==> trial 97 <==
==> flow/design.v <==
`timescale 1ns / 1ps
module complex_multiplier#(parameter INPUT_DATA_WIDTH = 16)
    (
        input  wire                                    i_clk,
        input  wire                                    i_rst,
        input  wire signed [INPUT_DATA_WIDTH-1:0]      i_real_h,
        input  wire signed [INPUT_DATA_WIDTH-1:0]      i_imag_h,
        input  wire signed [INPUT_DATA_WIDTH-1:0]      i_real_y,
        input  wire signed [INPUT_DATA_WIDTH-1:0]      i_imag_y,
        output reg  signed [INPUT_DATA_WIDTH*2:0]      o_real,
        output reg  signed [INPUT_DATA_WIDTH*2:0]      o_imag
    );
    reg signed [INPUT_DATA_WIDTH*2-1:0] ac;
    reg signed [INPUT_DATA_WIDTH*2-1:0] ad;
    reg signed [INPUT_DATA_WIDTH*2-1:0] cb;
    reg signed [INPUT_DATA_WIDTH*2-1:0] bd;
    always@(posedge i_clk) begin
        if(i_rst)begin
            o_real <= 0;
            o_imag <= 0;
            ac     <= 0;
            ad     <= 0;
            cb     <= 0;
            bd     <= 0;
        end         
        else begin
            ac <= i_real_h * i_real_y;
            ad <= i_real_h * i_imag_y;
            cb <= i_real_y * i_imag_h;
            bd <= i_imag_h * i_imag_y;
            o_real <= ac - bd;
            o_imag <= ad + cb;
        end
    end
endmodule
==> flow/run.sh <==
#!/bin/bash
# the make line also repeats each setting of config.mk as NAME=value (left out here)
make -C /OpenROAD-flow-scripts/flow DESIGN_CONFIG=/design/flow/config.mk WORK_HOME=/design/flow/orfs CLKGATE_MAP_FILE= finish
==> flow/config.mk <==
export PLATFORM = sky130hd
export DESIGN_NAME = complex_multiplier
export DESIGN_NICKNAME = complex_multiplier
export VERILOG_FILES = /design/flow/design.v
export SDC_FILE = /design/flow/constraint.sdc
export NUM_CORES = 4
export LEC_CHECK = 0
export ABC_AREA = 1
export CAP_MARGIN = 35
export CELL_PAD_IN_SITES_GLOBAL_PLACEMENT = 3
export CORE_MARGIN = 2
export CORE_UTILIZATION = 23
export HOLD_SLACK_MARGIN = -0.06
export MAX_ROUTING_LAYER = met4
export PLACE_DENSITY_LB_ADDON = 0.22
export SLEW_MARGIN = 20
export TNS_END_PERCENT = 45
==> flow/constraint.sdc <==
create_clock -name core_clock -period 6.29 [get_ports {i_clk}]
set_input_delay 1.2580 -clock core_clock [delete_from_list [all_inputs] [get_ports {i_clk}]]
set_output_delay 1.2580 -clock core_clock [all_outputs]
set_load 0.01 [all_outputs]
==> build 24 (differences from trial 97) <==
- ABC_AREA: 1 -> default
- CAP_MARGIN: 35 -> 20
- CELL_PAD_IN_SITES_GLOBAL_PLACEMENT: 3 -> default
- CORE_UTILIZATION: 23 -> 72
- HOLD_SLACK_MARGIN: -0.06 -> default
- PLACE_DENSITY: default -> 0.95
- PLACE_DENSITY_LB_ADDON: 0.22 -> default
- TNS_END_PERCENT: 45 -> 5
==> flow/constraint.sdc (replaced) <==
create_clock -name core_clock -period 6.89 [get_ports {i_clk}]
set_input_delay 1.3780 -clock core_clock [delete_from_list [all_inputs] [get_ports {i_clk}]]
set_output_delay 1.3780 -clock core_clock [all_outputs]
set_load 0.01 [all_outputs]
==> flow_summary.ini <==
; physical design summary
[run_status]
outcome = timing/DRC/antenna clean

[global_routing]
grt_antenna_before_repair = 24

[routing]
m1WireLength_mm = 106

[clock_network]
cts_setup_buffers = 39

[cells_and_area]
sh_comb_area = 0.610

[worst_setup_path]
path_class = input pin to flip-flop
# the run above: trial 97

==> flow_summary.ini <==
; generated from flow reports
[synth]
ys_top_cells_by_count = inv_1, fa_1, nand2_1, and2_1, ha_1
aoi_share = 0.0634
top_area_cell = fa_1

[run_status]
flow.stopped_at = 5_1_grt
error_line = [ERROR GRT-0116] Global routing finished with congestion. Check the congestion regions in the DRC Viewer.
outcome = stopped before the end

[clock_network]
cts-buffers-inserted = 17
cts_hold_buf = 0
cts_setup_buffers = 177

[floorplan]
rows = 93
# the run above: build 24


* * *

==> run a: inputs <==
RTL: the design.v shown in full above, as it stands there.
make LEC_CHECK=0 ABC_AREA=1 CAP_MARGIN=5 CORE_MARGIN=2 CORE_UTILIZATION=72 CTS_CLUSTER_DIAMETER=270 CTS_CLUSTER_SIZE=42 HOLD_SLACK_MARGIN=0.28 MAX_ROUTING_LAYER=met4 SETUP_SLACK_MARGIN=0.76 SLEW_MARGIN=20 finish   # period 5.0 ns
run.sh (not shown) runs the stock make flow with config.mk's settings and CLKGATE_MAP_FILE=.
==> run b: changes against run a <==
==> flow/config.mk (replaced) <==
export PLATFORM = sky130hd
export DESIGN_NAME = complex_multiplier
export DESIGN_NICKNAME = complex_multiplier
export VERILOG_FILES = /design/flow/design.v
export SDC_FILE = /design/flow/constraint.sdc
export NUM_CORES = 4
export LEC_CHECK = 0
export CAP_MARGIN = 20
export CORE_MARGIN = 2
export CORE_UTILIZATION = 72
export HOLD_SLACK_MARGIN = -0.08
export MAX_ROUTING_LAYER = met4
export SLEW_MARGIN = 20
==> flow/constraint.sdc (replaced) <==
create_clock -name core_clock -period 6.67 [get_ports {i_clk}]
set_input_delay 1.3340 -clock core_clock [delete_from_list [all_inputs] [get_ports {i_clk}]]
set_output_delay 1.3340 -clock core_clock [all_outputs]
set_load 0.01 [all_outputs]
==> run c: changes against run a <==
==> flow/config.mk (replaced) <==
export PLATFORM = sky130hd
export DESIGN_NAME = complex_multiplier
export DESIGN_NICKNAME = complex_multiplier
export VERILOG_FILES = /design/flow/design.v
export SDC_FILE = /design/flow/constraint.sdc
export NUM_CORES = 4
export LEC_CHECK = 0
export ABC_AREA = 1
export CAP_MARGIN = 20
export CORE_MARGIN = 2
export CORE_UTILIZATION = 69
export CTS_CLUSTER_SIZE = 96
export PLACE_DENSITY = 0.42
export SLEW_MARGIN = 20
export TNS_END_PERCENT = 15
==> flow/constraint.sdc (replaced) <==
create_clock -name core_clock -period 5.51 [get_ports {i_clk}]
set_input_delay 1.1020 -clock core_clock [delete_from_list [all_inputs] [get_ports {i_clk}]]
set_output_delay 1.1020 -clock core_clock [all_outputs]
set_load 0.01 [all_outputs]
==> flow_metrics.env <==
# implementation run metrics
export IMPL_outcome="did not finish"
export IMPL_failing_step="global routing"
export IMPL_synth_cell_types=73
export IMPL_synth_area_um2=47200
export IMPL_simple_gate_area_share_pct=16.0
export IMPL_num_rows=93
export IMPL_gp_congestion=0.950
export IMPL_hpwl_um=104000
export IMPL_die_size_x_um=260
export IMPL_synth_seq_share_pct=8.24
export IMPL_avgSynthCellArea_um2=9.09
export IMPL_xor_area_share_pct=2.97
export IMPL_synth_adder_area_share_pct=55.0
-- figures above: run b

==> flow_metrics.env <==
# implementation run metrics
export IMPL_failing_step="clock tree synthesis"
export IMPL_error="[ERROR DPL-0033] detailed placement checks failed during check placement."
export IMPL_synth_seq_share_pct=7.42
export IMPL_num_rows=98
export IMPL_synth_adder_area_share_pct=49.5
export IMPL_synth_area_um2=52400
export IMPL_die_size_x_um=274
export IMPL_xor_area_share_pct=0.151
export IMPL_pre_cts_slack_ns=-2.05
export IMPL_hpwl_um=166000
export IMPL_numPortBuffers=131
export IMPL_avgSynthCellArea_um2=7.20
export IMPL_synth_most_common_cell="inv_1"
export IMPL_outcome="did not finish"
export IMPL_synth_cell_types=36
export IMPL_simple_gate_area_share_pct=21.7
-- figures above: run a

==> flow_metrics.env <==
# implementation run metrics
export IMPL_hpwl_um=136000
export IMPL_num_rows=101
export IMPL_outcome="did not finish"
export IMPL_synth_seq_share_pct=7.42
export IMPL_xor_area_share_pct=0.151
export IMPL_simple_gate_area_share_pct=21.7
export IMPL_error="[ERROR GRT-0116] Global routing finished with congestion. Check the congestion regions in the DRC Viewer."
export IMPL_synth_area_um2=52400
export IMPL_avgSynthCellArea_um2=7.20
export IMPL_synth_adder_area_share_pct=49.5
export IMPL_synth_cell_types=36
export IMPL_die_size_x_um=279
export IMPL_gp_congestion=0.987
export IMPL_failing_step="global routing"
-- figures above: run c


* * *

==> job 3283: inputs <==
Starts from the design.v that is shown in full above.
make LEC_CHECK=0 CAP_MARGIN=20 CORE_MARGIN=2 CORE_UTILIZATION=40 SLEW_MARGIN=20 finish   # period 5.42 ns
==> job 3299 (differences from job 3283) <==
CORE_UTILIZATION = 42   (was 40)
==> flow/constraint.sdc (replaced) <==
create_clock -name core_clock -period 9.0 [get_ports {i_clk}]
set_input_delay 1.8000 -clock core_clock [delete_from_list [all_inputs] [get_ports {i_clk}]]
set_output_delay 1.8000 -clock core_clock [all_outputs]
set_load 0.01 [all_outputs]
==> run_results.csv <==
group,metric,value,unit
route,wl_met3,7180,µm
die,taps,1488,
die,core,0.111,mm²
final_timing,grt_setup_unrepaired,"false",
setup_path,path_buffers,7,
cts,post_cts_resized,0,
final_timing,fin_ws,770,ps
die,num_rows,122,
cells_and_area,final_core_util,46.6,%
setup_path,crit_cells,24,
cells_and_area,nets,6799,
final_timing,worst_pin_slew,815,ps
status,status,"complete, no violations",
place,detailedPlace.worstSlack,282,ps
final_timing,period_minus_slack,8230,ps
The numbers above come from job 3299.

==> run_results.csv <==
group,metric,value,unit
global_route,use_met2,42.1,%
status,so.violations,"negative setup slack",
die,taps,1524,
setup_path,path_buffers,6,
final_timing,period_minus_slack,6460,ps
cells_and_area,final_core_util,55.3,%
final_timing,grt_setup_unrepaired,"true",
status,status,"finished with violations",
final_timing,fin_ws,-1040,ps
final_timing,worst_pin_slew,1140,ps
die,core,0.117,mm²
die,num_rows,125,
final_timing,finalSetupViolCount,81,
route,wl_met3,8840,µm
cells_and_area,sh_seq_area,6.03,%
The numbers above come from job 3283.


* * *

==> inputs of v34 <==
RTL: the design.v shown in full above, as it stands there.
==> flow/config.mk <==
export PLATFORM = sky130hd
export DESIGN_NAME = complex_multiplier
export DESIGN_NICKNAME = complex_multiplier
export VERILOG_FILES = /design/flow/design.v
export SDC_FILE = /design/flow/constraint.sdc
export NUM_CORES = 4
export LEC_CHECK = 0
export CAP_MARGIN = 20
export CORE_MARGIN = 2
export CORE_UTILIZATION = 61
export CTS_CLUSTER_DIAMETER = 336
export CTS_CLUSTER_SIZE = 100
export SLEW_MARGIN = 20
==> flow/constraint.sdc <==
create_clock -name core_clock -period 10.0 [get_ports {i_clk}]
set_input_delay 2.0000 -clock core_clock [delete_from_list [all_inputs] [get_ports {i_clk}]]
set_output_delay 2.0000 -clock core_clock [all_outputs]
set_load 0.01 [all_outputs]
==> inputs of v30, as changes to v34 <==
--- a/flow/config.mk
+++ b/flow/config.mk
@@ -7,7 +7,8 @@
 export LEC_CHECK = 0
 export CAP_MARGIN = 20
+export CELL_PAD_IN_SITES_GLOBAL_PLACEMENT = 1
 export CORE_MARGIN = 2
-export CORE_UTILIZATION = 61
-export CTS_CLUSTER_DIAMETER = 336
-export CTS_CLUSTER_SIZE = 100
-export SLEW_MARGIN = 20
+export CORE_UTILIZATION = 65
+export CTS_CLUSTER_SIZE = 54
+export SETUP_SLACK_MARGIN = 1.64
+export SLEW_MARGIN = 15
==> flow/constraint.sdc (replaced) <==
create_clock -name core_clock -period 5.55 [get_ports {i_clk}]
set_input_delay 1.1100 -clock core_clock [delete_from_list [all_inputs] [get_ports {i_clk}]]
set_output_delay 1.1100 -clock core_clock [all_outputs]
set_load 0.01 [all_outputs]
==> results <==
Against v34, the count of clock-buffer cells in the layout of v30 is higher by 1. Against v34, the final cell count of v30 is larger by about 13%. Between v30 and v34, the lower die size is in v30 (gap about 6%, measured against v34). Between v34 and v30, the lower worst hold slack is in v34 (gap 0.0038 ns). v34 finished clean. v30 finished with negative setup slack left. Against v34, the wire length of v30 is higher by about 40%.
==> figures <==
	v34	v30
Die width	282 µm	273 µm
Worst setup path startpoint	i_real_y[15]	i_imag_h[15]
Final antenna diode count	2	5
Maximum fanout along the worst path	11	4
Uppermost signal routing layer after detailed routing	met4	met5
Clock transition at path regs	0.10 ns	0.08 ns
Result of the run	finished clean	complete, but fails checks
Layout check failures	-	negative setup slack
Number of cells after detailed placement	6249	6734
Worst setup endpoint	cb[30]	bd[25]
Number of non-clock buffers in the layout	249	1135
